### design/flow/config.mk
export PLATFORM = sky130hd
export DESIGN_NAME = i16_biquad
export DESIGN_NICKNAME = i16_biquad
export VERILOG_FILES = /design/flow/design.v
export SDC_FILE = /design/flow/constraint.sdc
export NUM_CORES = 4
export LEC_CHECK = 0
export ABC_AREA = 1
export CAP_MARGIN = 20
export CORE_ASPECT_RATIO = 0.54
export CORE_MARGIN = 2
export CORE_UTILIZATION = 72
export GPL_ROUTABILITY_DRIVEN = 1
export GPL_TIMING_DRIVEN = 1
export HOLD_SLACK_MARGIN = -0.08
export PLACE_DENSITY_LB_ADDON = 0.2
export SETUP_SLACK_MARGIN = 0.36
export SLEW_MARGIN = 20
export TNS_END_PERCENT = 80
### design/flow/constraint.sdc
create_clock -name core_clock -period 10.9 [get_ports {CLK}]
set_input_delay 2.1800 -clock core_clock [delete_from_list [all_inputs] [get_ports {CLK}]]
set_output_delay 2.1800 -clock core_clock [all_outputs]
set_load 0.01 [all_outputs]
### design/flow/design.v
module i16_mul(
    input signed [15:0] A,
    input signed [15:0] B,
    output signed [31:0] P
);
assign P = A * B;
endmodule
module i18_mul(
    input signed [17:0] A,
    input signed [15:0] B_coef,
    output signed [33:0] P
);
assign P = A * B_coef;
endmodule
module i36_acc(
    input signed [33:0] A,
    input signed [31:0] B,
    input signed [35:0] _Z,
    output signed [35:0] S
);
wire signed [35:0] A_ext = {{2{A[33]}}, A};
wire signed [35:0] B_ext = {{4{B[31]}}, B};
assign S = A_ext + B_ext + _Z;
endmodule
module i36_delay(
    input CLK,
    input RST,
    input signed [35:0] STORE,
    output reg signed [35:0] READ
);
always @ (posedge CLK, negedge RST) begin
    if (!RST) begin
        READ <= 0;
    end else begin
        READ <= STORE;
    end
end
endmodule
module i36_trunc(
    input signed [35:0] A,
    output reg signed [15:0] B_sat,
    output reg signed [17:0] B
);
wire signed [35:0] shifted_inter = (A >>> 14);
wire signed [21:0] shifted = shifted_inter[21:0];
always @(*) begin
    B = $signed(shifted[17:0]);
    if (shifted > 22'sd32767) B_sat = 16'sd32767;
    else if (shifted < -22'sd32768) B_sat = -16'sd32768;
    else B_sat = $signed(shifted[15:0]);
end
endmodule
module i16_biquad(
    input CLK, RST,
    input unsigned [15:0] A,
    output signed [15:0] B,
    input signed [15:0] b_0,
    input signed [15:0] b_1,
    input signed [15:0] b_2,
    input signed [15:0] a_1,
    input signed [15:0] a_2
);
wire signed [17:0] feedback;
wire signed [31:0] P_b0;
wire signed [31:0] P_b1;
wire signed [31:0] P_b2;
wire signed [33:0] P_a1;
wire signed [33:0] P_a2;
wire signed [35:0] S_0;
wire signed [35:0] S_1;
wire signed [35:0] S_2;
wire signed [35:0] Z_0;
wire signed [35:0] Z_1;
i16_mul mul_b0(
    .A(A),
    .B(b_0),
    .P(P_b0)
);
i16_mul mul_b1(
    .A(A),
    .B(b_1),
    .P(P_b1)
);
i16_mul mul_b2(
    .A(A),
    .B(b_2),
    .P(P_b2)
);
i18_mul mul_a1(
    .A(feedback),
    .B_coef(a_1),
    .P(P_a1)
);
i18_mul mul_a2(
    .A(feedback),
    .B_coef(a_2),
    .P(P_a2)
);
i36_acc ACC_0(
    .A(P_a2),
    .B(P_b2),
    ._Z(36'sd0),
    .S(S_0)
);
i36_acc ACC_1(
    .A(P_a1),
    .B(P_b1),
    ._Z(Z_0),
    .S(S_1)
);
i36_acc ACC_2(
    .A(34'sd0),
    .B(P_b0),
    ._Z(Z_1),
    .S(S_2)
);
i36_delay DELAY_0(
    .CLK(CLK),
    .RST(RST),
    .STORE(S_0),
    .READ(Z_0)
);
i36_delay DELAY_1(
    .CLK(CLK),
    .RST(RST),
    .STORE(S_1),
    .READ(Z_1)
);
i36_trunc OUT(
    .A(S_2),
    .B(feedback),
    .B_sat(B)
);
endmodule
### design/flow/run.sh
#!/bin/bash
# the make line also repeats each setting of config.mk as NAME=value (left out here)
make -C /OpenROAD-flow-scripts/flow DESIGN_CONFIG=/design/flow/config.mk WORK_HOME=/design/flow/orfs CLKGATE_MAP_FILE= finish
==> results of run 1 <==
[per-stage QoR]
| step | setup slack, ns | hold slack, ns | setup TNS (ns) | cell area (sq um) | util [%] |
|---|---|---|---|---|---|
| after floorplan | -2.11 | 0.566 | -92.24 | 60000 | - |
| after detailed placement | -4.14 | 0.675 | -225.66 | 66500 | 83.1 |
| after CTS | -2.50 | 0.695 | -123.95 | 70800 | 88.4 |
| after global placement | -3.93 | 0.662 | -211.68 | 66500 | 83.1 |
[what timing repair did]
item / in CTS
gates resized: 791
setup buffers: 155
cloned: 3
pin swaps: 344
setup endpoints to repair: 81
[layer usage]
metal  GRT usage [%]  overflow
met4            77.2        91
met1            84.0        39
met2            94.5       151
met5            50.6         9
met3            73.4        43
==> results_slide.txt, run 1 <==
Flow Results at a Glance

Synthesis
  – Async set-or-reset flop fraction in the synthesized netlist: roughly 100%
  – Most frequent cell after synthesis: sky130_fd_sc_hd__inv_1
  – Synth cell count leaders: sky130_fd_sc_hd__inv_1 (2290), sky130_fd_sc_hd__fa_1 (1629), sky130_fd_sc_hd__nand2_1 (1292)
  – Mean area per synthesized cell: about 8.6 sq um
  – Fa+ha+maj area frac: 64.3%
  – Number of distinct standard cells referenced by the synthesized netlist: between 40 and 50
  – Sequential share of the synthesized area: 3.04%
  – Dominant cell area share: 55.7%
  – Parity-gate share of the synthesized area counting xor and xnor cells: around 1.6%
  – Post-synthesis cell type with the largest combined area: sky130_fd_sc_hd__fa_1
  – Simple-gate portion of the synthesized area: between 10% and 20%
  – Share of cell area taken by muxes after synthesis: 0%
  – AND-OR/OR-AND Cells, Area Fraction: under 10%
  – Combined area of all synthesized cells: between 0.05 and 0.06 sq mm
  – Cells in synth_stat.txt: 6842
  – Synth logic family: adder cells
  – Largest cells by area after synthesis: sky130_fd_sc_hd__fa_1 (56%), sky130_fd_sc_hd__inv_1 (15%), sky130_fd_sc_hd__ha_1 (8.6%)
  – Number of cells produced by synthesis: just under 7000
  – Synth Flop Type: sky130_fd_sc_hd__dfrtp_1
  – Synthesis-stage register bit count: roughly 71
  – Count of library flops with an enable pin: 0
  – YS chip area: 0.0585 sq mm
  – Synthesized Nets: approximately 9000
  – Synthesis warning total: 2

Die
  – Core Density at Floorplan: 73.1%
  – I/O pin count: 114
  – Die Y-Extent: between 200 and 250 um
  – Horizontal die dimension: ~390 um
  – Chip area: 0.0837 sq mm
  – Core region area: roughly 0.080 sq mm
  – Site Rows: 76

CTS
  – Cell at the root of the clock tree: sky130_fd_sc_hd__clkbuf_16
  – TritonCTS buffer count: 9
  – Post-CTS Hold Fix Bufs: 0
  – H-Tree Depth: 3
  – CTS Buffer Depth: 2
  – Number of clock sinks: slightly above 70

Outcome
  – Error text reported by the tool: [ERROR GRT-0232] Routing congestion too high. Check the congestion heatmap in the GUI.
  – Run status: aborted with a tool error
  – Fail Step: global routing

Placement
  – Final weighted congestion in routability-driven placement: roughly 1.1
  – DP Wirelength: roughly 170000 um
  – # port buffers: 113
  – Inst Count DP: around 8400

Global route
  – Overall track demand over capacity in global routing: between 80 and 90%
  – Aggregate global routing overflow: 333
==> inputs of run 2 (changes only) <==
Settings changed: CAP_MARGIN 20 to 0, CORE_ASPECT_RATIO 0.54 to not set, CORE_UTILIZATION 72 to 70, CTS_CLUSTER_DIAMETER set to 27, CTS_CLUSTER_SIZE set to 37, GPL_ROUTABILITY_DRIVEN 1 to not set, GPL_TIMING_DRIVEN 1 to not set, HOLD_SLACK_MARGIN -0.08 to not set, PLACE_DENSITY_LB_ADDON 0.2 to not set, SETUP_SLACK_MARGIN 0.36 to not set, SLEW_MARGIN 20 to 30, TNS_END_PERCENT 80 to not set.
Clock period 10.9 ns to 16.4 ns, I/O delays scaled along.
==> results_slide.txt, run 2 <==
Implementation Results

Die
  – Core Density at Floorplan: 70.4% (was 73.1%)
  – I/O pin count: 114 (unchanged)
  – Site Rows: 106 (was 76)
  – Die Y-Extent: 293 um (was 214 um)
  – Chip area: 0.0859 sq mm (was 0.0837 sq mm)
  – Horizontal die dimension: 293 um (was 392 um)
  – Core region area: 0.0832 sq mm (was 0.0801 sq mm)

Drt
  – Residual DRC count: 0
  – Total length of routed wires: approximately 170000 um
  – Number of vias after detailed routing: approximately 44000
  – Routed Antenna Nets: 0
  – Drt pass-1 iters: 8
  – Wire length per cell after detailed routing: approximately 22 um
  – Number of DRC markers in iteration 0: around 3400
  – Detailed-route vias per instance: around 5.5

Synthesis
  – Number of distinct standard cells referenced by the synthesized netlist: 48 (unchanged)
  – Post-synthesis cell type with the largest combined area: sky130_fd_sc_hd__fa_1 (unchanged)
  – Dominant cell area share: 55.7% (unchanged)
  – Synth logic family: adder cells (unchanged)
  – Mean area per synthesized cell: 8.55 sq um (unchanged)
  – Combined area of all synthesized cells: 0.0585 sq mm (unchanged)
  – Parity-gate share of the synthesized area counting xor and xnor cells: 1.61% (unchanged)
  – Cells in synth_stat.txt: 6842 (unchanged)
  – Synthesis warning total: 2 (unchanged)
  – Largest cells by area after synthesis: sky130_fd_sc_hd__fa_1 (56%), sky130_fd_sc_hd__inv_1 (15%), sky130_fd_sc_hd__ha_1 (8.6%) (unchanged)
  – Async set-or-reset flop fraction in the synthesized netlist: 100% (unchanged)
  – Synthesis-stage register bit count: 71 (unchanged)
  – Synth Flop Type: sky130_fd_sc_hd__dfrtp_1 (unchanged)
  – AND-OR/OR-AND Cells, Area Fraction: 2.02% (unchanged)
  – Synthesized Nets: 8971 (unchanged)
  – Most frequent cell after synthesis: sky130_fd_sc_hd__inv_1 (unchanged)
  – Fa+ha+maj area frac: 64.3% (unchanged)
  – Share of cell area taken by muxes after synthesis: 0% (unchanged)
  – Sequential share of the synthesized area: 3.04% (unchanged)
  – Simple-gate portion of the synthesized area: 12.4% (unchanged)
  – Count of library flops with an enable pin: 0 (unchanged)
  – YS chip area: 0.0585 sq mm (unchanged)
  – Synth cell count leaders: sky130_fd_sc_hd__inv_1 (2290), sky130_fd_sc_hd__fa_1 (1629), sky130_fd_sc_hd__nand2_1 (1292) (unchanged)
  – Number of cells produced by synthesis: 6842 (unchanged)

Global route
  – Aggregate global routing overflow: 0
  – Overall track demand over capacity in global routing: between 40% and 50%
  – Maximum number of pins on one net before global-route repair: around 52
  – Vias in the first global route: between 40000 and 50000
  – Initial antenna violation count: 3
  – Global-route wire length before repair: approximately 270000 um

STA
  – Final critical path time including I/O delays and setup: 16.13 ns
  – Hold violation count in the final report: 0
  – Peak Freq: ~62 MHz
  – Final critical-path share of the clock period: 98.4%
  – Transition at the pin with the smallest max-transition slack: 0.937 ns
  – Largest clock skew in the final design: about 0.013 ns
  – RSZ-0062 raised after global routing: false
  – Final max-slew violation count: 0
  – Number of setup violations in the final report: 0
  – Worst rel slew slack: approximately 37%

CTS
  – Post-CTS Hold Fix Bufs: 0 (unchanged)
  – Clock-pin slew reported for the worst setup and hold paths after clock tree synthesis: about 0.070 ns
  – Number of clock sinks: 71 (unchanged)
  – H-Tree Depth: 3 (unchanged)
  – Clock latency at the later pin of the worst-skew pair: around 0.39 ns
  – Number of gates resized after CTS: 0 (was 791)
  – Post-CTS setup buffer count: 0 (was 155)
  – Clock tree from TritonCTS: yes
  – CTS Buffer Depth: 2 (unchanged)
  – Cell at the root of the clock tree: sky130_fd_sc_hd__clkbuf_16 (unchanged)
  – TritonCTS buffer count: 9 (unchanged)

Finish
  – Number of cells in the finished layout apart from fillers: between 7000 and 8000
  – Fill cell count: roughly 6400
  – Nets@finish: approximately 9000
  – Signed area change from the synthesized netlist to the final layout: 4.95%
  – Final standard cell utilization of the core: 73.9%
  – Sequential cell area: around 0.0018 sq mm
  – Logic area: roughly 0.047 sq mm

Setup path
  – Timing startpoint of the critical path: b_0[4]
  – Type of the setup path with the least slack: input pin to flop
  – Worst-path cell with the longest stage delay: sky130_fd_sc_hd__o21ai_0
  – FF-to-FF path depth: 38
  – Critical R2R Capture: DELAY_1.READ[12]
  – CP top delay family: adder cells
  – Crit path to: DELAY_1.READ[12]
  – Data required time of the worst path: ~17 ns
  – Worst reg2reg path startpoint: DELAY_1.READ[15]
  – Critical Path Start Type: input pin
  – Logic depth of the worst setup path including buffers: 48
  – Nature of the critical path endpoint: flop
  – Worst path bufs/invs: 16
  – Max FO, Critical Path: 14
  – Worst endpoint data arrival time: roughly 16 ns
  – FF-to-FF setup slack: around 4.3 ns
  – Slowest cell delay on critical path: about 0.73 ns
  – Cell with the most instances on the worst path: sky130_fd_sc_hd__fa_1

Placement
  – Inst Count DP: 7928 (was 8446)
  – DP Wirelength: 150000 um (was 169000 um)
  – # port buffers: 113 (unchanged)
  – Final weighted congestion in routability-driven placement: 1.02 (was 1.08)

Outcome
  – Run status: no timing/DRC/antenna violations (was aborted with a tool error)

Worst hold path
  – Class of the tightest hold or removal check: flop to flop
  – Hold Path Sink: DELAY_1.READ[0]
  – Instance count along the most critical hold path: 2
  – Hold Startpoint: DELAY_0.READ[0]

Flow run
  – Maxcap violations: 0
  – Number of warnings the tools reported: 32
[run 2: final cells by class]
class                      count  area share [%]
antenna                        1         0.00407
clock inverter                 6          0.0733
timing repair buffer         269            3.74
multi-input combinational   4199            76.6
clock buffer                  10           0.389
sequential                    71            2.89
tap                         1080            2.20
inverter                    2309            14.1
[run 2: through the flow]
step                area, sq um  TNS (ns)  hold WS, ns  setup slack, ns
floorplan                 58500         0        0.566            0.466
global placement          61100         0        0.603           0.0432
detailed placement        61100   -0.0347        0.647          -0.0347
CTS                       61400         0        0.667            0.302
global route              61400         0        0.690           0.0156
finish                    61400         0        0.663            0.270
[run 2: layer usage]
metal | vias up | GRT usage, % | wire length, um
met2 | 2336 | 71.1 | 81700
met4 | 4 | 25.5 | 13100
met1 | 22200 | 51.4 | 58200
met5 | - | 0 | 27
met3 | 632 | 11.7 | 19000
li1 | 18800 | - | -
==> inputs of run 3 (changes only) <==
Settings changed: CAP_MARGIN 0 to 20, CORE_UTILIZATION 70 to 52, CTS_CLUSTER_DIAMETER 27 to not set, CTS_CLUSTER_SIZE 37 to not set, SLEW_MARGIN 30 to 20.
Clock period 16.4 ns to 8.18 ns, I/O delays scaled along.
==> results_slide.txt, run 3 <==
Implementation Results

Outcome
  – Run status: failed layout checks (was no timing/DRC/antenna violations)
  – Layout check failures: setup timing

CTS
  – Number of clock sinks: 71 (unchanged)
  – CTS Buffer Depth: 2 (unchanged)
  – Cell at the root of the clock tree: sky130_fd_sc_hd__clkbuf_16 (unchanged)
  – H-Tree Depth: 3 (unchanged)
  – Clock tree from TritonCTS: yes (unchanged)
  – Clock-pin slew reported for the worst setup and hold paths after clock tree synthesis: 0.08 ns (was 0.07 ns)
  – Post-CTS Hold Fix Bufs: 0 (unchanged)
  – TritonCTS buffer count: 9 (unchanged)
  – Clock latency at the later pin of the worst-skew pair: 0.39 ns (about the same)

Setup path
  – CP top delay family: adder cells (unchanged)
  – FF-to-FF setup slack: -2.77 ns (was 4.33 ns)
  – Max FO, Critical Path: 7 (was 14)
  – Type of the setup path with the least slack: input pin to flop (unchanged)
  – FF-to-FF path depth: 42 (was 38)
  – Logic depth of the worst setup path including buffers: 48 (unchanged)
  – Slowest cell delay on critical path: 0.61 ns (was 0.73 ns)
  – Worst-path cell with the longest stage delay: sky130_fd_sc_hd__fa_2 (was sky130_fd_sc_hd__o21ai_0)
  – Crit path to: DELAY_0.READ[33] (was DELAY_1.READ[12])
  – Critical R2R Capture: DELAY_0.READ[33] (was DELAY_1.READ[12])
  – Nature of the critical path endpoint: flop (unchanged)
  – Data required time of the worst path: 8.47 ns (was 16.62 ns)
  – Critical Path Start Type: input pin (unchanged)
  – Timing startpoint of the critical path: A[15] (was b_0[4])
  – Worst reg2reg path startpoint: DELAY_1.READ[15] (unchanged)
  – Worst path bufs/invs: 15 (was 16)
  – Worst endpoint data arrival time: 13.09 ns (was 16.35 ns)
  – Cell with the most instances on the worst path: sky130_fd_sc_hd__fa_1 (unchanged)

STA
  – Final max-slew violation count: 0 (unchanged)
  – Fin Setup TNS: -332.45 ns (was 0 ns)
  – Peak Freq: 78.1 MHz
  – Minimum setup slack in the final design: -4.63 ns (was 0.270 ns)
  – Final critical path time including I/O delays and setup: roughly 13 ns
  – Hold violation count in the final report: 0 (unchanged)
  – Final critical-path share of the clock period: 157% (was 98.4%)
  – Worst rel slew slack: 42.7% (was 37.3%)
  – Largest clock skew in the final design: 0.0188 ns (was 0.0134 ns)
  – Transition at the pin with the smallest max-transition slack: 0.860 ns (was 0.937 ns)
  – RSZ-0062 raised after global routing: true (was false)
  – Number of setup violations in the final report: 84 (was 0)

Die
  – Core region area: 0.112 sq mm (was 0.0832 sq mm)
  – Die Y-Extent: 339 um (was 293 um)
  – Site Rows: 123 (was 106)
  – Horizontal die dimension: 339 um (was 293 um)
  – Core Density at Floorplan: 52.2% (was 70.4%)
  – I/O pin count: 114 (unchanged)
  – Chip area: 0.115 sq mm (was 0.0859 sq mm)

Synthesis
  – AND-OR/OR-AND Cells, Area Fraction: 2.02% (unchanged)
  – Synth logic family: adder cells (unchanged)
  – Post-synthesis cell type with the largest combined area: sky130_fd_sc_hd__fa_1 (unchanged)
  – Number of distinct standard cells referenced by the synthesized netlist: 48 (unchanged)
  – Synth cell count leaders: sky130_fd_sc_hd__inv_1 (2290), sky130_fd_sc_hd__fa_1 (1629), sky130_fd_sc_hd__nand2_1 (1292) (unchanged)
  – Largest cells by area after synthesis: sky130_fd_sc_hd__fa_1 (56%), sky130_fd_sc_hd__inv_1 (15%), sky130_fd_sc_hd__ha_1 (8.6%) (unchanged)
  – Number of cells produced by synthesis: 6842 (unchanged)
  – Cells in synth_stat.txt: 6842 (unchanged)
  – Synthesized Nets: 8971 (unchanged)
  – Simple-gate portion of the synthesized area: 12.4% (unchanged)
  – Count of library flops with an enable pin: 0 (unchanged)
  – Parity-gate share of the synthesized area counting xor and xnor cells: 1.61% (unchanged)
  – YS chip area: 0.0585 sq mm (unchanged)
  – Combined area of all synthesized cells: 0.0585 sq mm (unchanged)
  – Synthesis-stage register bit count: 71 (unchanged)
  – Synthesis warning total: 2 (unchanged)
  – Sequential share of the synthesized area: 3.04% (unchanged)
  – Share of cell area taken by muxes after synthesis: 0% (unchanged)
  – Async set-or-reset flop fraction in the synthesized netlist: 100% (unchanged)
  – Most frequent cell after synthesis: sky130_fd_sc_hd__inv_1 (unchanged)
  – Synth Flop Type: sky130_fd_sc_hd__dfrtp_1 (unchanged)
  – Dominant cell area share: 55.7% (unchanged)
  – Mean area per synthesized cell: 8.55 sq um (unchanged)
  – Fa+ha+maj area frac: 64.3% (unchanged)

Drt
  – Routed Antenna Nets: 0 (unchanged)
  – Number of DRC markers in iteration 0: 2637 (was 3404)
  – Wire length per cell after detailed routing: 20.7 um (was 21.7 um)
  – Antenna diode instance count: 0 (was 1)
  – Drt pass-1 iters: 5 (was 8)
  – Residual DRC count: 0 (unchanged)
  – Total length of routed wires: 192000 um (was 172000 um)
  – Detailed-route vias per instance: 5.00 (was 5.53)
  – Number of vias after detailed routing: 46300 (was 44000)

Finish
  – Logic area: 0.0508 sq mm (was 0.0470 sq mm)
  – Signed area change from the synthesized netlist to the final layout: 27.2% (was 4.95%)
  – Fill cell count: 9437 (was 6448)
  – Sequential cell area: 0.00178 sq mm (unchanged)
  – Nets@finish: 9885 (was 8988)

Global route
  – Initial antenna violation count: 3 (unchanged)
  – Vias in the first global route: 52000 (was 49600)
  – Maximum number of pins on one net before global-route repair: 51 (was 52)
  – Overall track demand over capacity in global routing: 35.0% (was 43.2%)
  – Global-route wire length before repair: 301000 um (was 274000 um)
  – Aggregate global routing overflow: 0 (unchanged)

Placement
  – DP Wirelength: 166000 um (was 150000 um)
  – Final weighted congestion in routability-driven placement: 0.971 (was 1.02)
  – # port buffers: 113 (unchanged)

Worst hold path
  – Instance count along the most critical hold path: 2 (unchanged)
  – Class of the tightest hold or removal check: flop to flop (unchanged)
  – Hold Startpoint: DELAY_0.READ[0] (unchanged)
  – Hold Path Sink: DELAY_1.READ[0] (unchanged)

Flow run
  – Number of warnings the tools reported: 33 (was 32)
  – Maxcap violations: 0 (unchanged)
## run 3: what timing repair did
item,4_1_cts,5_1_grt
gates cloned,11,2
endpoints found under the setup margin,86,84
pin swaps,245,190
setup buffers,134,48
resized,609,279
## run 3: area by class of cell
type / instances / area share, %
clock inverter: 7 / 0.163
timing repair buffer: 1166 / 14.6
inverter: 2309 / 11.8
tap: 1500 / 2.52
clock buffer: 9 / 0.303
sequential: 71 / 2.39
multi-input combinational: 4199 / 68.2
## run 3: metal layers
| layer | GRT usage, % | wire, um |
|---|---|---|
| met5 | 0 | 13 |
| met4 | 16.9 | 12000 |
| met3 | 6.41 | 13500 |
| met2 | 59.2 | 93500 |
| met1 | 43.4 | 72600 |
## run 3: stage by stage
stage | worst slack, ns | cell area, sq um | hold slack (ns) | util, % | std cells
final | -4.63 | 74400 | 0.731 | 66.4 | 9261
after CTS | -4.56 | 73200 | 0.747 | 65.3 | 9213
after detailed placement | -6.04 | 69400 | 0.729 | 62.0 | 9054
after global placement | -6.00 | 69400 | 0.701 | 62.0 | 9054
after global routing | -5.01 | 74400 | 0.740 | 66.4 | 9261
after floorplan | -4.28 | 60700 | 0.566 | - | 6842
==> inputs of run 4 (changes only) <==
Settings changed: ABC_AREA 1 to not set, CORE_ASPECT_RATIO set to 0.94, CORE_UTILIZATION 52 to 72, GPL_ROUTABILITY_DRIVEN set to 1, GPL_TIMING_DRIVEN set to 1, HOLD_SLACK_MARGIN set to -0.08, PLACE_DENSITY_LB_ADDON set to 0.2, SETUP_SLACK_MARGIN set to -0.21, TNS_END_PERCENT set to 80.
Clock period 8.18 ns to 13.1 ns, I/O delays scaled along.
==> results_slide.txt, run 4 <==
Implementation Results

Outcome
  – Run status: failed layout checks (unchanged)
  – Layout check failures: setup timing (unchanged)

Drt
  – Routed Antenna Nets: 0 (unchanged)
  – Drt pass-1 iters: 6 (was 5)
  – Detailed-route vias per instance: 5.79 (was 5.00)
  – Number of vias after detailed routing: 44000 (was 46300)
  – Wire length per cell after detailed routing: 22.1 um (was 20.7 um)
  – Number of DRC markers in iteration 0: 3997 (was 2637)
  – Total length of routed wires: 168000 um (was 192000 um)
  – Residual DRC count: 0 (unchanged)

Setup path
  – Cell with the most instances on the worst path: sky130_fd_sc_hd__fa_1 (unchanged)
  – Slowest cell delay on critical path: 0.59 ns (was 0.61 ns)
  – Worst-path cell with the longest stage delay: sky130_fd_sc_hd__fa_1 (was sky130_fd_sc_hd__fa_2)
  – Crit path to: DELAY_1.READ[31] (was DELAY_0.READ[33])
  – Worst endpoint data arrival time: 15.23 ns (was 13.09 ns)
  – CP top delay family: adder cells (unchanged)
  – Data required time of the worst path: 13.42 ns (was 8.47 ns)
  – Critical Path Start Type: input pin (unchanged)
  – Worst reg2reg path startpoint: DELAY_1.READ[10] (was DELAY_1.READ[15])
  – Max FO, Critical Path: 6 (was 7)
  – Nature of the critical path endpoint: flop (unchanged)
  – Worst path bufs/invs: 19 (was 15)
  – Timing startpoint of the critical path: b_0[3] (was A[15])
  – FF-to-FF setup slack: 0.97 ns (was -2.77 ns)
  – FF-to-FF path depth: 42 (unchanged)
  – Logic depth of the worst setup path including buffers: 53 (was 48)
  – Critical R2R Capture: DELAY_1.READ[32] (was DELAY_0.READ[33])
  – Type of the setup path with the least slack: input pin to flop (unchanged)

Finish
  – Signed area change from the synthesized netlist to the final layout: 17.2% (was 27.2%)
  – Nets@finish: 8643 (was 9885)
  – Number of cells in the finished layout apart from fillers: 7597 (was 9261)

STA
  – Hold violation count in the final report: 0 (unchanged)
  – Transition at the pin with the smallest max-transition slack: 1.14 ns (was 0.860 ns)
  – Largest clock skew in the final design: 0.0137 ns (was 0.0188 ns)
  – Peak Freq: 67.0 MHz
  – Number of setup violations in the final report: 55 (was 84)
  – Final critical-path share of the clock period: 114% (was 157%)
  – Worst rel slew slack: 23.6% (was 42.7%)
  – Final max-slew violation count: 0 (unchanged)
  – Fin Setup TNS: -62.33 ns (was -332.45 ns)
  – Final critical path time including I/O delays and setup: around 15 ns
  – RSZ-0062 raised after global routing: true (unchanged)
  – Minimum setup slack in the final design: -1.82 ns (was -4.63 ns)

Synthesis
  – Async set-or-reset flop fraction in the synthesized netlist: 100% (unchanged)
  – AND-OR/OR-AND Cells, Area Fraction: 3.10% (was 2.02%)
  – Largest cells by area after synthesis: sky130_fd_sc_hd__fa_1 (57%), sky130_fd_sc_hd__inv_1 (12%), sky130_fd_sc_hd__ha_1 (8.8%) (was sky130_fd_sc_hd__fa_1 (56%), sky130_fd_sc_hd__inv_1 (15%), sky130_fd_sc_hd__ha_1 (8.6%))
  – Synth cell count leaders: sky130_fd_sc_hd__inv_1 (1830), sky130_fd_sc_hd__fa_1 (1629), sky130_fd_sc_hd__nand2_1 (669) (was sky130_fd_sc_hd__inv_1 (2290), sky130_fd_sc_hd__fa_1 (1629), sky130_fd_sc_hd__nand2_1 (1292))
  – Synth logic family: adder cells (unchanged)
  – Post-synthesis cell type with the largest combined area: sky130_fd_sc_hd__fa_1 (unchanged)
  – Combined area of all synthesized cells: 0.0575 sq mm (was 0.0585 sq mm)
  – Sequential share of the synthesized area: 3.09% (was 3.04%)
  – Parity-gate share of the synthesized area counting xor and xnor cells: 1.88% (was 1.61%)
  – Number of cells produced by synthesis: 6004 (was 6842)
  – Fa+ha+maj area frac: 65.5% (was 64.3%)
  – Cells in synth_stat.txt: 6004 (was 6842)
  – Number of distinct standard cells referenced by the synthesized netlist: 74 (was 48)
  – Dominant cell area share: 56.8% (was 55.7%)
  – Synth Flop Type: sky130_fd_sc_hd__dfrtp_1 (unchanged)
  – Most frequent cell after synthesis: sky130_fd_sc_hd__inv_1 (unchanged)
  – Mean area per synthesized cell: 9.57 sq um (was 8.55 sq um)
  – Synthesis-stage register bit count: 71 (unchanged)
  – Synthesized Nets: 8133 (was 8971)
  – Share of cell area taken by muxes after synthesis: 0% (unchanged)
  – Count of library flops with an enable pin: 0 (unchanged)
  – YS chip area: 0.0575 sq mm (was 0.0585 sq mm)
  – Simple-gate portion of the synthesized area: 13.0% (was 12.4%)
  – Synthesis warning total: 2 (unchanged)

Die
  – I/O pin count: 114 (unchanged)
  – Core Density at Floorplan: 72.7% (was 52.2%)
  – Site Rows: 100 (was 123)
  – Horizontal die dimension: 295 um (was 339 um)
  – Die Y-Extent: 278 um (was 339 um)
  – Core region area: 0.0791 sq mm (was 0.112 sq mm)
  – Chip area: 0.0821 sq mm (was 0.115 sq mm)

Flow run
  – Maxcap violations: 0 (unchanged)
  – Number of warnings the tools reported: 33 (unchanged)

CTS
  – CTS Buffer Depth: 2 (unchanged)
  – Number of clock sinks: 71 (unchanged)
  – Clock-pin slew reported for the worst setup and hold paths after clock tree synthesis: 0.07 ns (was 0.08 ns)
  – Clock latency at the later pin of the worst-skew pair: 0.40 ns (was 0.39 ns)
  – TritonCTS buffer count: 9 (unchanged)
  – Clock tree from TritonCTS: yes (unchanged)
  – H-Tree Depth: 3 (unchanged)
  – Cell at the root of the clock tree: sky130_fd_sc_hd__clkbuf_16 (unchanged)

Worst hold path
  – Class of the tightest hold or removal check: flop to flop (unchanged)
  – Hold Path Sink: DELAY_1.READ[0] (unchanged)
  – Instance count along the most critical hold path: 2 (unchanged)
  – Hold Startpoint: DELAY_0.READ[0] (unchanged)

Global route
  – Global-route wire length before repair: 253000 um (was 301000 um)
  – Initial antenna violation count: 14 (was 3)
  – Overall track demand over capacity in global routing: 40.3% (was 35.0%)
  – Aggregate global routing overflow: 0 (unchanged)
  – Vias in the first global route: 49400 (was 52000)
  – Maximum number of pins on one net before global-route repair: 72 (was 51)

Placement
  – Worst slack after detailed placement: -2.80 ns (was -6.04 ns)
  – DP Wirelength: 121000 um (was 166000 um)
  – Inst Count DP: 7446 (was 9054)
  – # port buffers: 113 (unchanged)
  – Final weighted congestion in routability-driven placement: 0.936 (was 0.971)
## run 4: through the flow
step	instance area, sq um	hold slack, ns	utilization (%)
2_1_floorplan	58300	0.566	-
3_3_place_gp	63600	0.700	80.4
5_1_grt	67300	0.727	85.1
6_report	67300	0.713	85.1
4_1_cts	65400	0.728	82.7
3_5_place_dp	63600	0.714	80.4
## run 4: per-layer routing
layer,vias to the layer above,wire length [um],global-route usage (%)
met5,-,41,0
met4,6,14500,22.4
met3,950,18100,8.34
met2,2861,80500,65.2
met1,22300,54900,51.2
li1,17800,-,-
## run 4: cell type report
| class | count | area [sq um] |
|---|---|---|
| clock buffer | 10 | 239 |
| inverter | 1832 | 6890 |
| antenna | 8 | 20.0 |
| clock inverter | 5 | 57.6 |
| timing repair buffer | 722 | 6570 |
| tap | 1071 | 1340 |
| multi-input combinational | 3878 | 50400 |
| sequential | 71 | 1780 |
| fill | 3930 | 11800 |
## run 4: what timing repair did
action,4_1_cts,5_1_grt
endpoints found under the setup margin,56,55
resized,279,348
hold buffers,0,0
setup buffers,64,73
cloned,7,5
pin swaps,167,258
==> inputs of run 5 (changes only) <==
Settings changed: ABC_AREA set to 1, CORE_ASPECT_RATIO 0.94 to not set, CTS_CLUSTER_DIAMETER set to 340, CTS_CLUSTER_SIZE set to 33, GPL_ROUTABILITY_DRIVEN 1 to not set, GPL_TIMING_DRIVEN 1 to not set, HOLD_SLACK_MARGIN -0.08 to not set, MAX_ROUTING_LAYER set to met4, PLACE_DENSITY_LB_ADDON 0.2 to 0.19, SETUP_SLACK_MARGIN -0.21 to 0.99, TNS_END_PERCENT 80 to not set.
Clock period 13.1 ns to 9.13 ns, I/O delays scaled along.
==> results_slide.txt, run 5 <==
Implementation Results

Worst hold path
  – Hold Startpoint: DELAY_0.READ[0] (unchanged)
  – Instance count along the most critical hold path: 2 (unchanged)
  – Class of the tightest hold or removal check: flop to flop (unchanged)
  – Hold Path Sink: DELAY_1.READ[0] (unchanged)

Synthesis
  – Dominant cell area share: 55.7% (was 56.8%)
  – Largest cells by area after synthesis: sky130_fd_sc_hd__fa_1 (56%), sky130_fd_sc_hd__inv_1 (15%), sky130_fd_sc_hd__ha_1 (8.6%) (was sky130_fd_sc_hd__fa_1 (57%), sky130_fd_sc_hd__inv_1 (12%), sky130_fd_sc_hd__ha_1 (8.8%))
  – Combined area of all synthesized cells: 0.0585 sq mm (was 0.0575 sq mm)
  – Synth logic family: adder cells (unchanged)
  – Number of distinct standard cells referenced by the synthesized netlist: 48 (was 74)
  – Most frequent cell after synthesis: sky130_fd_sc_hd__inv_1 (unchanged)
  – Synth Flop Type: sky130_fd_sc_hd__dfrtp_1 (unchanged)
  – Parity-gate share of the synthesized area counting xor and xnor cells: 1.61% (was 1.88%)
  – Synthesis warning total: 2 (unchanged)
  – AND-OR/OR-AND Cells, Area Fraction: 2.02% (was 3.10%)
  – Simple-gate portion of the synthesized area: 12.4% (was 13.0%)
  – Post-synthesis cell type with the largest combined area: sky130_fd_sc_hd__fa_1 (unchanged)
  – YS chip area: 0.0585 sq mm (was 0.0575 sq mm)
  – Synthesized Nets: 8971 (was 8133)
  – Cells in synth_stat.txt: 6842 (was 6004)
  – Mean area per synthesized cell: 8.55 sq um (was 9.57 sq um)
  – Number of cells produced by synthesis: 6842 (was 6004)
  – Synthesis-stage register bit count: 71 (unchanged)
  – Share of cell area taken by muxes after synthesis: 0% (unchanged)
  – Count of library flops with an enable pin: 0 (unchanged)
  – Synth cell count leaders: sky130_fd_sc_hd__inv_1 (2290), sky130_fd_sc_hd__fa_1 (1629), sky130_fd_sc_hd__nand2_1 (1292) (was sky130_fd_sc_hd__inv_1 (1830), sky130_fd_sc_hd__fa_1 (1629), sky130_fd_sc_hd__nand2_1 (669))
  – Fa+ha+maj area frac: 64.3% (was 65.5%)
  – Async set-or-reset flop fraction in the synthesized netlist: 100% (unchanged)
  – Sequential share of the synthesized area: 3.04% (was 3.09%)

STA
  – Final hold slack: 0.661 ns (was 0.713 ns)
  – Peak Freq: approximately 73 MHz
  – RSZ-0062 raised after global routing: true (unchanged)
  – Worst rel slew slack: 38.5% (was 23.6%)
  – Number of setup violations in the final report: 82 (was 55)
  – Transition at the pin with the smallest max-transition slack: 0.922 ns (was 1.14 ns)
  – Final critical-path share of the clock period: 151% (was 114%)
  – Largest clock skew in the final design: 0.0234 ns (was 0.0137 ns)
  – Final critical path time including I/O delays and setup: 13.77 ns
  – Minimum setup slack in the final design: -4.64 ns (was -1.82 ns)
  – Final max-slew violation count: 0 (unchanged)
  – Hold violation count in the final report: 0 (unchanged)

CTS
  – Cell at the root of the clock tree: sky130_fd_sc_hd__clkbuf_16 (unchanged)
  – Number of clock sinks: 71 (unchanged)
  – H-Tree Depth: 3 (unchanged)
  – Clock latency at the later pin of the worst-skew pair: 0.43 ns (was 0.40 ns)
  – CTS Buffer Depth: 2 (unchanged)
  – Clock tree from TritonCTS: yes (unchanged)
  – Clock-pin slew reported for the worst setup and hold paths after clock tree synthesis: 0.07 ns (about the same)
  – TritonCTS buffer count: 9 (unchanged)

Die
  – Core region area: 0.0805 sq mm (was 0.0791 sq mm)
  – Chip area: 0.0836 sq mm (was 0.0821 sq mm)
  – I/O pin count: 114 (unchanged)
  – Site Rows: 104 (was 100)
  – Core Density at Floorplan: 72.7% (about the same)
  – Die Y-Extent: 289 um (was 278 um)
  – Horizontal die dimension: 289 um (was 295 um)

Global route
  – Vias in the first global route: 55500 (was 49400)
  – Global-route wire length before repair: 303000 um (was 253000 um)
  – Aggregate global routing overflow: 0 (unchanged)
  – Initial antenna violation count: 13 (was 14)
  – Maximum number of pins on one net before global-route repair: 51 (was 72)
  – Overall track demand over capacity in global routing: 50.9% (was 40.3%)

Outcome
  – Run status: failed layout checks (unchanged)
  – Layout check failures: setup timing (unchanged)

Placement
  – # port buffers: 113 (unchanged)
  – Final weighted congestion in routability-driven placement: 1.05 (was 0.936)
  – Worst slack after detailed placement: -5.00 ns (was -2.80 ns)
  – DP Wirelength: 164000 um (was 121000 um)

Setup path
  – CP top delay family: adder cells (unchanged)
  – Worst endpoint data arrival time: 14.05 ns (was 15.23 ns)
  – Critical Path Start Type: input pin (unchanged)
  – FF-to-FF path depth: 41 (was 42)
  – Data required time of the worst path: 9.42 ns (was 13.42 ns)
  – Logic depth of the worst setup path including buffers: 49 (was 53)
  – Timing startpoint of the critical path: b_0[12] (was b_0[3])
  – FF-to-FF setup slack: -2.13 ns (was 0.97 ns)
  – Critical R2R Capture: DELAY_0.READ[27] (was DELAY_1.READ[32])
  – Type of the setup path with the least slack: input pin to flop (unchanged)
  – Worst reg2reg path startpoint: DELAY_1.READ[15] (was DELAY_1.READ[10])
  – Nature of the critical path endpoint: flop (unchanged)
  – Worst path bufs/invs: 18 (was 19)
  – Cell with the most instances on the worst path: sky130_fd_sc_hd__fa_1 (unchanged)
  – Max FO, Critical Path: 6 (unchanged)
  – Slowest cell delay on critical path: 0.85 ns (was 0.59 ns)
  – Worst-path cell with the longest stage delay: sky130_fd_sc_hd__fa_2 (was sky130_fd_sc_hd__fa_1)
  – Crit path to: DELAY_0.READ[27] (was DELAY_1.READ[31])

Drt
  – Routed Antenna Nets: 0 (unchanged)
  – Number of vias after detailed routing: 50700 (was 44000)
  – Total length of routed wires: 213000 um (was 168000 um)
  – Number of DRC markers in iteration 0: 5198 (was 3997)
  – Residual DRC count: 0 (unchanged)
  – Drt pass-1 iters: 8 (was 6)
  – Wire length per cell after detailed routing: 24.7 um (was 22.1 um)
  – Detailed-route vias per instance: 5.88 (was 5.79)

Finish
  – Fill cell count: 3754 (was 3930)
  – Nets@finish: 9681 (was 8643)
  – Signed area change from the synthesized netlist to the final layout: 22.1% (was 17.2%)

Flow run
  – Maxcap violations: 0 (unchanged)
  – Number of warnings the tools reported: 33 (unchanged)
run 5: metrics by stage:
step                      instance area [sq um]  util (%)  TNS [ns]  std cells
after detailed placement                  67100      83.3   -313.82       8449
after CTS                                 69900      86.7   -238.07       8549
after global routing                      71400      88.7   -290.81       8629
final                                     71400      88.7   -277.58       8629
after floorplan                           60700         -   -177.83       6842
after global placement                    67100      83.3   -305.61       8449
run 5: area by class of cell:
class / count / area [sq um] / share of cell area [%]
Antenna cell: 13 / 32.5 / 0.0455
Clock buffer: 10 / 229 / 0.321
Clock inverter: 5 / 35.0 / 0.0490
Inverter: 2309 / 8800 / 12.3
Multi-Input combinational cell: 4199 / 50700 / 70.9
Sequential cell: 71 / 1780 / 2.49
Tap cell: 1060 / 1330 / 1.86
Timing Repair Buffer: 962 / 8570 / 12.0
run 5: timing repair:
item	4_1_cts	5_1_grt
pin swaps	218	205
hold buffers	0	0
setup endpoints to repair	86	85
resized	507	363
buffers inserted	81	66
cloned	4	1
run 5: per-layer routing:
metal	vias to the layer above	global-route usage (%)	part of all wire, %
li1	20200	-	-
met1	24700	55.2	30
met2	4071	77.6	44
met3	1793	18.2	15
met4	0	37.0	11
met5	-	-	0
==> inputs of run 6 (changes only) <==
Settings changed: ABC_AREA 1 to not set, CORE_UTILIZATION 72 to 71, CTS_CLUSTER_DIAMETER 340 to 242, CTS_CLUSTER_SIZE 33 to 99, MAX_ROUTING_LAYER met4 to not set, PLACE_DENSITY set to 0.41, PLACE_DENSITY_LB_ADDON 0.19 to not set, SETUP_SLACK_MARGIN 0.99 to not set.
Clock period 9.13 ns to 17.1 ns, I/O delays scaled along.
==> results_slide.txt, run 6 <==
Implementation Results

CTS
  – H-Tree Depth: 3 (unchanged)
  – Clock latency at the later pin of the worst-skew pair: 0.40 ns (was 0.43 ns)
  – Clock-pin slew reported for the worst setup and hold paths after clock tree synthesis: 0.07 ns (about the same)
  – Cell at the root of the clock tree: sky130_fd_sc_hd__clkbuf_16 (unchanged)
  – TritonCTS buffer count: 9 (unchanged)
  – CTS Buffer Depth: 2 (unchanged)
  – Post-CTS Hold Fix Bufs: 0 (unchanged)
  – Clock tree from TritonCTS: yes (unchanged)
  – Number of clock sinks: 71 (unchanged)

Setup path
  – Max FO, Critical Path: 22 (was 6)
  – Data required time of the worst path: 17.38 ns (was 9.42 ns)
  – Nature of the critical path endpoint: flop (unchanged)
  – CP top delay family: adder cells (unchanged)
  – Worst endpoint data arrival time: 16.87 ns (was 14.05 ns)
  – Type of the setup path with the least slack: input pin to flop (unchanged)
  – Cell with the most instances on the worst path: sky130_fd_sc_hd__fa_1 (unchanged)
  – Timing startpoint of the critical path: b_0[8] (was b_0[12])
  – Critical Path Start Type: input pin (unchanged)
  – Worst-path cell with the longest stage delay: sky130_fd_sc_hd__fa_1 (was sky130_fd_sc_hd__fa_2)
  – Crit path to: DELAY_1.READ[32] (was DELAY_0.READ[27])
  – Slowest cell delay on critical path: 0.59 ns (was 0.85 ns)
  – Worst path bufs/invs: 13 (was 18)
  – Worst reg2reg path startpoint: DELAY_1.READ[7] (was DELAY_1.READ[15])
  – FF-to-FF path depth: 44 (was 41)
  – Logic depth of the worst setup path including buffers: 46 (was 49)
  – Critical R2R Capture: DELAY_1.READ[29] (was DELAY_0.READ[27])
  – FF-to-FF setup slack: 4.77 ns (was -2.13 ns)

Global route
  – Initial antenna violation count: 6 (was 13)
  – Maximum number of pins on one net before global-route repair: 61 (was 51)
  – Aggregate global routing overflow: 0 (unchanged)
  – Vias in the first global route: 44800 (was 55500)
  – Global-route wire length before repair: 238000 um (was 303000 um)
  – Overall track demand over capacity in global routing: 37.9% (was 50.9%)

Drt
  – Detailed-route vias per instance: 5.56 (was 5.88)
  – Routed Antenna Nets: 0 (unchanged)
  – Residual DRC count: 0 (unchanged)
  – Drt pass-1 iters: 6 (was 8)
  – Number of DRC markers in iteration 0: 2507 (was 5198)
  – Number of vias after detailed routing: 39400 (was 50700)
  – Wire length per cell after detailed routing: 20.3 um (was 24.7 um)
  – Total length of routed wires: 144000 um (was 213000 um)

Worst hold path
  – Hold Startpoint: DELAY_0.READ[0] (unchanged)
  – Class of the tightest hold or removal check: flop to flop (unchanged)
  – Instance count along the most critical hold path: 2 (unchanged)
  – Hold Path Sink: DELAY_1.READ[0] (unchanged)

STA
  – Final critical-path share of the clock period: 97.0% (was 151%)
  – Final critical path time including I/O delays and setup: between 15 and 20 ns
  – Hold violation count in the final report: 0 (unchanged)
  – Number of setup violations in the final report: 0 (was 82)
  – Worst rel slew slack: 24.9% (was 38.5%)
  – Transition at the pin with the smallest max-transition slack: 1.12 ns (was 0.922 ns)
  – Fin Setup TNS: 0 ns (was -277.58 ns)
  – Final max-slew violation count: 0 (unchanged)
  – Peak Freq: about 60 MHz
  – Largest clock skew in the final design: 0.0162 ns (was 0.0234 ns)

Synthesis
  – Dominant cell area share: 56.8% (was 55.7%)
  – Count of library flops with an enable pin: 0 (unchanged)
  – Synth Flop Type: sky130_fd_sc_hd__dfrtp_1 (unchanged)
  – Number of cells produced by synthesis: 6004 (was 6842)
  – Most frequent cell after synthesis: sky130_fd_sc_hd__inv_1 (unchanged)
  – Number of distinct standard cells referenced by the synthesized netlist: 74 (was 48)
  – YS chip area: 0.0575 sq mm (was 0.0585 sq mm)
  – Fa+ha+maj area frac: 65.5% (was 64.3%)
  – AND-OR/OR-AND Cells, Area Fraction: 3.10% (was 2.02%)
  – Simple-gate portion of the synthesized area: 13.0% (was 12.4%)
  – Post-synthesis cell type with the largest combined area: sky130_fd_sc_hd__fa_1 (unchanged)
  – Mean area per synthesized cell: 9.57 sq um (was 8.55 sq um)
  – Cells in synth_stat.txt: 6004 (was 6842)
  – Synthesis warning total: 2 (unchanged)
  – Combined area of all synthesized cells: 0.0575 sq mm (was 0.0585 sq mm)
  – Synthesis-stage register bit count: 71 (unchanged)
  – Synthesized Nets: 8133 (was 8971)
  – Synth cell count leaders: sky130_fd_sc_hd__inv_1 (1830), sky130_fd_sc_hd__fa_1 (1629), sky130_fd_sc_hd__nand2_1 (669) (was sky130_fd_sc_hd__inv_1 (2290), sky130_fd_sc_hd__fa_1 (1629), sky130_fd_sc_hd__nand2_1 (1292))
  – Async set-or-reset flop fraction in the synthesized netlist: 100% (unchanged)
  – Synth logic family: adder cells (unchanged)
  – Share of cell area taken by muxes after synthesis: 0% (unchanged)
  – Parity-gate share of the synthesized area counting xor and xnor cells: 1.88% (was 1.61%)
  – Largest cells by area after synthesis: sky130_fd_sc_hd__fa_1 (57%), sky130_fd_sc_hd__inv_1 (12%), sky130_fd_sc_hd__ha_1 (8.8%) (was sky130_fd_sc_hd__fa_1 (56%), sky130_fd_sc_hd__inv_1 (15%), sky130_fd_sc_hd__ha_1 (8.6%))
  – Sequential share of the synthesized area: 3.09% (was 3.04%)

Flow run
  – Number of warnings the tools reported: 32 (was 33)
  – Maxcap violations: 0 (unchanged)

Die
  – Core Density at Floorplan: 71.6% (was 72.7%)
  – Die Y-Extent: 288 um (was 289 um)
  – Core region area: 0.0803 sq mm (was 0.0805 sq mm)
  – I/O pin count: 114 (unchanged)
  – Horizontal die dimension: 288 um (was 289 um)
  – Site Rows: 104 (unchanged)
  – Chip area: 0.0832 sq mm (was 0.0836 sq mm)

Outcome
  – Run status: no timing/DRC/antenna violations (was failed layout checks)

Finish
  – Signed area change from the synthesized netlist to the final layout: 5.38% (was 22.1%)
  – Nets@finish: 8143 (was 9681)
  – Fill cell count: 5864 (was 3754)
  – Final standard cell utilization of the core: 75.4% (was 88.7%)

Placement
  – Final weighted congestion in routability-driven placement: 0.935 (was 1.05)
  – DP Wirelength: 122000 um (was 164000 um)
  – # port buffers: 113 (unchanged)
## run 6: area by class of cell
type / count / area (sq um) / area share [%]
multi-input cells: 3878 / 48200 / 79.6
inverters: 1832 / 6880 / 11.4
clock buffers: 9 / 225 / 0.372
well taps: 1060 / 1330 / 2.19
repair buffers: 222 / 2030 / 3.36
clock inverters: 7 / 104 / 0.172
diodes: 2 / 5.00 / 0.00827
flip-flops and latches: 71 / 1780 / 2.93
## run 6: per-layer routing
metal / GRT usage, % / up-vias / share of wire [%]
met4: 19.1 / 10 / 6.1
li1: - / 16800 / -
met5: 0 / - / 0.045
met2: 63.3 / 1524 / 49
met3: 6.50 / 429 / 7.3
met1: 48.1 / 20600 / 37
## run 6: through the flow
stage	instances	area, sq um	hold slack, ns	setup WS (ns)
final	7081	60500	0.614	0.510
after global routing	7079	60500	0.646	-0.0113
after CTS	7076	60400	0.616	0.143
after detailed placement	7060	60100	0.599	-0.194
after global placement	7059	60100	0.596	-0.150
after floorplan	6004	57500	0.566	0.921
## run 6: repair_timing
action,4_1_cts,5_1_grt
gates resized,0,17
setup buffers,0,3
endpoints found under the setup margin,0,22
==> inputs of run 7 (changes only) <==
Settings changed: CAP_MARGIN 20 to 5, CORE_UTILIZATION 71 to 72, CTS_CLUSTER_DIAMETER 242 to not set, CTS_CLUSTER_SIZE 99 to 31, PLACE_DENSITY 0.41 to not set, SETUP_SLACK_MARGIN set to -0.19.
Clock period 17.1 ns to 12.4 ns, I/O delays scaled along.
==> results_slide.txt, run 7 <==
Implementation Results

Worst hold path
  – Class of the tightest hold or removal check: flop to flop (unchanged)
  – Hold Startpoint: DELAY_0.READ[0] (unchanged)
  – Instance count along the most critical hold path: 2 (unchanged)
  – Hold Path Sink: DELAY_1.READ[0] (unchanged)

STA
  – Worst rel slew slack: 25.3% (was 24.9%)
  – Final critical path time including I/O delays and setup: roughly 15 ns
  – Largest clock skew in the final design: 0.0180 ns (was 0.0162 ns)
  – Fin Setup TNS: -79.61 ns (was 0 ns)
  – Hold violation count in the final report: 0 (unchanged)
  – Final critical-path share of the clock period: 117% (was 97.0%)
  – Number of setup violations in the final report: 55 (was 0)
  – Transition at the pin with the smallest max-transition slack: 1.12 ns (about the same)
  – RSZ-0062 raised after global routing: true
  – Minimum setup slack in the final design: -2.14 ns (was 0.510 ns)
  – Peak Freq: around 70 MHz
  – Final max-slew violation count: 0 (unchanged)
  – Final hold slack: 0.697 ns (was 0.614 ns)

CTS
  – TritonCTS buffer count: 9 (unchanged)
  – H-Tree Depth: 3 (unchanged)
  – CTS Buffer Depth: 2 (unchanged)
  – Clock-pin slew reported for the worst setup and hold paths after clock tree synthesis: 0.08 ns (was 0.07 ns)
  – Clock latency at the later pin of the worst-skew pair: 0.40 ns (about the same)
  – Number of clock sinks: 71 (unchanged)
  – Post-CTS Hold Fix Bufs: 0 (unchanged)
  – Clock tree from TritonCTS: yes (unchanged)
  – Cell at the root of the clock tree: sky130_fd_sc_hd__clkbuf_16 (unchanged)

Outcome
  – Layout check failures: setup timing
  – Run status: failed layout checks (was no timing/DRC/antenna violations)

Synthesis
  – AND-OR/OR-AND Cells, Area Fraction: 3.10% (unchanged)
  – Fa+ha+maj area frac: 65.5% (unchanged)
  – Synth logic family: adder cells (unchanged)
  – Mean area per synthesized cell: 9.57 sq um (unchanged)
  – Cells in synth_stat.txt: 6004 (unchanged)
  – Simple-gate portion of the synthesized area: 13.0% (unchanged)
  – Sequential share of the synthesized area: 3.09% (unchanged)
  – Most frequent cell after synthesis: sky130_fd_sc_hd__inv_1 (unchanged)
  – Dominant cell area share: 56.8% (unchanged)
  – Synthesis warning total: 2 (unchanged)
  – Synth Flop Type: sky130_fd_sc_hd__dfrtp_1 (unchanged)
  – Number of distinct standard cells referenced by the synthesized netlist: 74 (unchanged)
  – Parity-gate share of the synthesized area counting xor and xnor cells: 1.88% (unchanged)
  – Synthesis-stage register bit count: 71 (unchanged)
  – Async set-or-reset flop fraction in the synthesized netlist: 100% (unchanged)
  – YS chip area: 0.0575 sq mm (unchanged)
  – Synthesized Nets: 8133 (unchanged)
  – Number of cells produced by synthesis: 6004 (unchanged)
  – Largest cells by area after synthesis: sky130_fd_sc_hd__fa_1 (57%), sky130_fd_sc_hd__inv_1 (12%), sky130_fd_sc_hd__ha_1 (8.8%) (unchanged)
  – Synth cell count leaders: sky130_fd_sc_hd__inv_1 (1830), sky130_fd_sc_hd__fa_1 (1629), sky130_fd_sc_hd__nand2_1 (669) (unchanged)
  – Count of library flops with an enable pin: 0 (unchanged)
  – Share of cell area taken by muxes after synthesis: 0% (unchanged)
  – Post-synthesis cell type with the largest combined area: sky130_fd_sc_hd__fa_1 (unchanged)
  – Combined area of all synthesized cells: 0.0575 sq mm (unchanged)

Setup path
  – Crit path to: DELAY_1.READ[35] (was DELAY_1.READ[32])
  – Worst endpoint data arrival time: 14.85 ns (was 16.87 ns)
  – Max FO, Critical Path: 12 (was 22)
  – Cell with the most instances on the worst path: sky130_fd_sc_hd__fa_1 (unchanged)
  – Critical Path Start Type: input pin (unchanged)
  – Logic depth of the worst setup path including buffers: 49 (was 46)
  – CP top delay family: adder cells (unchanged)
  – Type of the setup path with the least slack: input pin to flop (unchanged)
  – FF-to-FF path depth: 45 (was 44)
  – Slowest cell delay on critical path: 0.56 ns (was 0.59 ns)
  – Data required time of the worst path: 12.71 ns (was 17.38 ns)
  – FF-to-FF setup slack: 0.53 ns (was 4.77 ns)
  – Worst reg2reg path startpoint: DELAY_1.READ[8] (was DELAY_1.READ[7])
  – Worst path bufs/invs: 14 (was 13)
  – Timing startpoint of the critical path: A[2] (was b_0[8])
  – Worst-path cell with the longest stage delay: sky130_fd_sc_hd__fa_1 (unchanged)
  – Critical R2R Capture: DELAY_0.READ[34] (was DELAY_1.READ[29])
  – Nature of the critical path endpoint: flop (unchanged)

Placement
  – Inst Count DP: 7443 (was 7060)
  – Worst slack after detailed placement: -3.29 ns (was -0.194 ns)
  – Placed Area: 0.0638 sq mm (was 0.0601 sq mm)
  – # port buffers: 113 (unchanged)
  – Final weighted congestion in routability-driven placement: 0.938 (was 0.935)
  – DP Wirelength: 122000 um (about the same)

Die
  – Core region area: 0.0790 sq mm (was 0.0803 sq mm)
  – Site Rows: 103 (was 104)
  – Horizontal die dimension: 286 um (was 288 um)
  – Die Y-Extent: 286 um (was 288 um)
  – Chip area: 0.0821 sq mm (was 0.0832 sq mm)
  – Core Density at Floorplan: 72.7% (was 71.6%)
  – I/O pin count: 114 (unchanged)

Finish
  – Fill cell count: 4348 (was 5864)
  – Nets@finish: 8659 (was 8143)
  – Signed area change from the synthesized netlist to the final layout: 17.5% (was 5.38%)
  – Number of cells in the finished layout apart from fillers: 7586 (was 7081)
  – Final standard cell utilization of the core: 85.4% (was 75.4%)
  – Final std cell area, no fill: 0.0675 sq mm (was 0.0605 sq mm)

Global route
  – Global-route wire length before repair: 246000 um (was 238000 um)
  – Overall track demand over capacity in global routing: 39.3% (was 37.9%)
  – Aggregate global routing overflow: 0 (unchanged)
  – Vias in the first global route: 47700 (was 44800)
  – Initial antenna violation count: 1 (was 6)
  – Maximum number of pins on one net before global-route repair: 72 (was 61)

Flow run
  – Maxcap violations: 0 (unchanged)
  – Number of warnings the tools reported: 35 (was 32)

Drt
  – Number of DRC markers in iteration 0: 2737 (was 2507)
  – Number of vias after detailed routing: 42200 (was 39400)
  – Routed Antenna Nets: 0 (unchanged)
  – Detailed-route vias per instance: 5.56 (about the same)
  – Residual DRC count: 0 (unchanged)
  – Total length of routed wires: 154000 um (was 144000 um)
  – Wire length per cell after detailed routing: 20.3 um (about the same)
  – Drt pass-1 iters: 6 (unchanged)
[run 7: cell type report]
cell class,count,area (sq um),area share [%]
Multi-Input combinational cell,3878,50500,74.8
Inverter,1832,6890,10.2
Timing Repair Buffer,738,6760,10.0
Sequential cell,71,1780,2.63
Tap cell,1050,1310,1.95
Clock buffer,11,243,0.360
Clock inverter,5,56.3,0.0834
Antenna cell,1,2.50,0.00371
[run 7: what timing repair did]
item	4_1_cts	5_1_grt
pin swaps	180	184
resized	329	279
buffers inserted	94	42
gates cloned	6	3
setup endpoints to repair	61	58
[run 7: layer usage]
metal / vias up / routed length (um) / global-route usage, %
li1: 17900 / - / -
met1: 21800 / 53800 / 50.1
met2: 1977 / 77200 / 65.2
met3: 504 / 12800 / 7.49
met4: 2 / 9910 / 19.3
met5: - / 12 / 0
==> inputs of run 8 (changes only) <==
Settings changed: ABC_AREA set to 1, CAP_MARGIN 5 to 20, CORE_ASPECT_RATIO set to 0.5, CTS_CLUSTER_SIZE 31 to not set, PLACE_DENSITY_LB_ADDON set to 0.2, SETUP_SLACK_MARGIN -0.19 to not set, TNS_END_PERCENT set to 85.
Clock period 12.4 ns to 10.3 ns, I/O delays scaled along.
==> results_slide.txt, run 8 <==
Flow Results at a Glance

Outcome
  – Run status: aborted with a tool error (was failed layout checks)
  – Fail Step: global routing

Synthesis
  – YS chip area: 0.0585 sq mm (was 0.0575 sq mm)
  – Count of library flops with an enable pin: 0 (unchanged)
  – Simple-gate portion of the synthesized area: 12.4% (was 13.0%)
  – Largest cells by area after synthesis: sky130_fd_sc_hd__fa_1 (56%), sky130_fd_sc_hd__inv_1 (15%), sky130_fd_sc_hd__ha_1 (8.6%) (was sky130_fd_sc_hd__fa_1 (57%), sky130_fd_sc_hd__inv_1 (12%), sky130_fd_sc_hd__ha_1 (8.8%))
  – Synth logic family: adder cells (unchanged)
  – Number of cells produced by synthesis: 6842 (was 6004)
  – Post-synthesis cell type with the largest combined area: sky130_fd_sc_hd__fa_1 (unchanged)
  – Cells in synth_stat.txt: 6842 (was 6004)
  – Share of cell area taken by muxes after synthesis: 0% (unchanged)
  – Synthesis warning total: 2 (unchanged)
  – Fa+ha+maj area frac: 64.3% (was 65.5%)
  – Synthesized Nets: 8971 (was 8133)
  – Synth cell count leaders: sky130_fd_sc_hd__inv_1 (2290), sky130_fd_sc_hd__fa_1 (1629), sky130_fd_sc_hd__nand2_1 (1292) (was sky130_fd_sc_hd__inv_1 (1830), sky130_fd_sc_hd__fa_1 (1629), sky130_fd_sc_hd__nand2_1 (669))
  – Sequential share of the synthesized area: 3.04% (was 3.09%)
  – Synthesis-stage register bit count: 71 (unchanged)
  – Combined area of all synthesized cells: 0.0585 sq mm (was 0.0575 sq mm)
  – Synth Flop Type: sky130_fd_sc_hd__dfrtp_1 (unchanged)
  – Mean area per synthesized cell: 8.55 sq um (was 9.57 sq um)
  – Dominant cell area share: 55.7% (was 56.8%)
  – Number of distinct standard cells referenced by the synthesized netlist: 48 (was 74)
  – AND-OR/OR-AND Cells, Area Fraction: 2.02% (was 3.10%)
  – Most frequent cell after synthesis: sky130_fd_sc_hd__inv_1 (unchanged)
  – Parity-gate share of the synthesized area counting xor and xnor cells: 1.61% (was 1.88%)
  – Async set-or-reset flop fraction in the synthesized netlist: 100% (unchanged)

Placement
  – # port buffers: 113 (unchanged)
  – DP Wirelength: 164000 um (was 122000 um)
  – Placed Area: 0.0661 sq mm (was 0.0638 sq mm)
  – Final weighted congestion in routability-driven placement: 1.04 (was 0.938)

Die
  – Die Y-Extent: 206 um (was 286 um)
  – Core region area: 0.0799 sq mm (was 0.0790 sq mm)
  – Core Density at Floorplan: 73.2% (was 72.7%)
  – Horizontal die dimension: 407 um (was 286 um)
  – Site Rows: 73 (was 103)
  – I/O pin count: 114 (unchanged)
  – Chip area: 0.0837 sq mm (was 0.0821 sq mm)

CTS
  – Number of clock sinks: 71 (unchanged)
  – TritonCTS buffer count: 9 (unchanged)
  – Post-CTS Hold Fix Bufs: 0 (unchanged)
  – CTS Buffer Depth: 2 (unchanged)
  – H-Tree Depth: 3 (unchanged)
  – Cell at the root of the clock tree: sky130_fd_sc_hd__clkbuf_16 (unchanged)
## run 8: through the flow
| stage | utilization [%] | instances | worst slack (ns) | setup TNS (ns) |
|---|---|---|---|---|
| floorplan | - | 6842 | -2.59 | -121.01 |
| global placement | 82.8 | 8401 | -3.85 | -219.92 |
| CTS | 87.3 | 8552 | -2.89 | -155.01 |
| detailed placement | 82.8 | 8401 | -4.08 | -237.40 |
## run 8: what timing repair did
action,4_1_cts
resized,683
cloned,10
buffers inserted,129
setup endpoints to repair,81
pin swaps,294
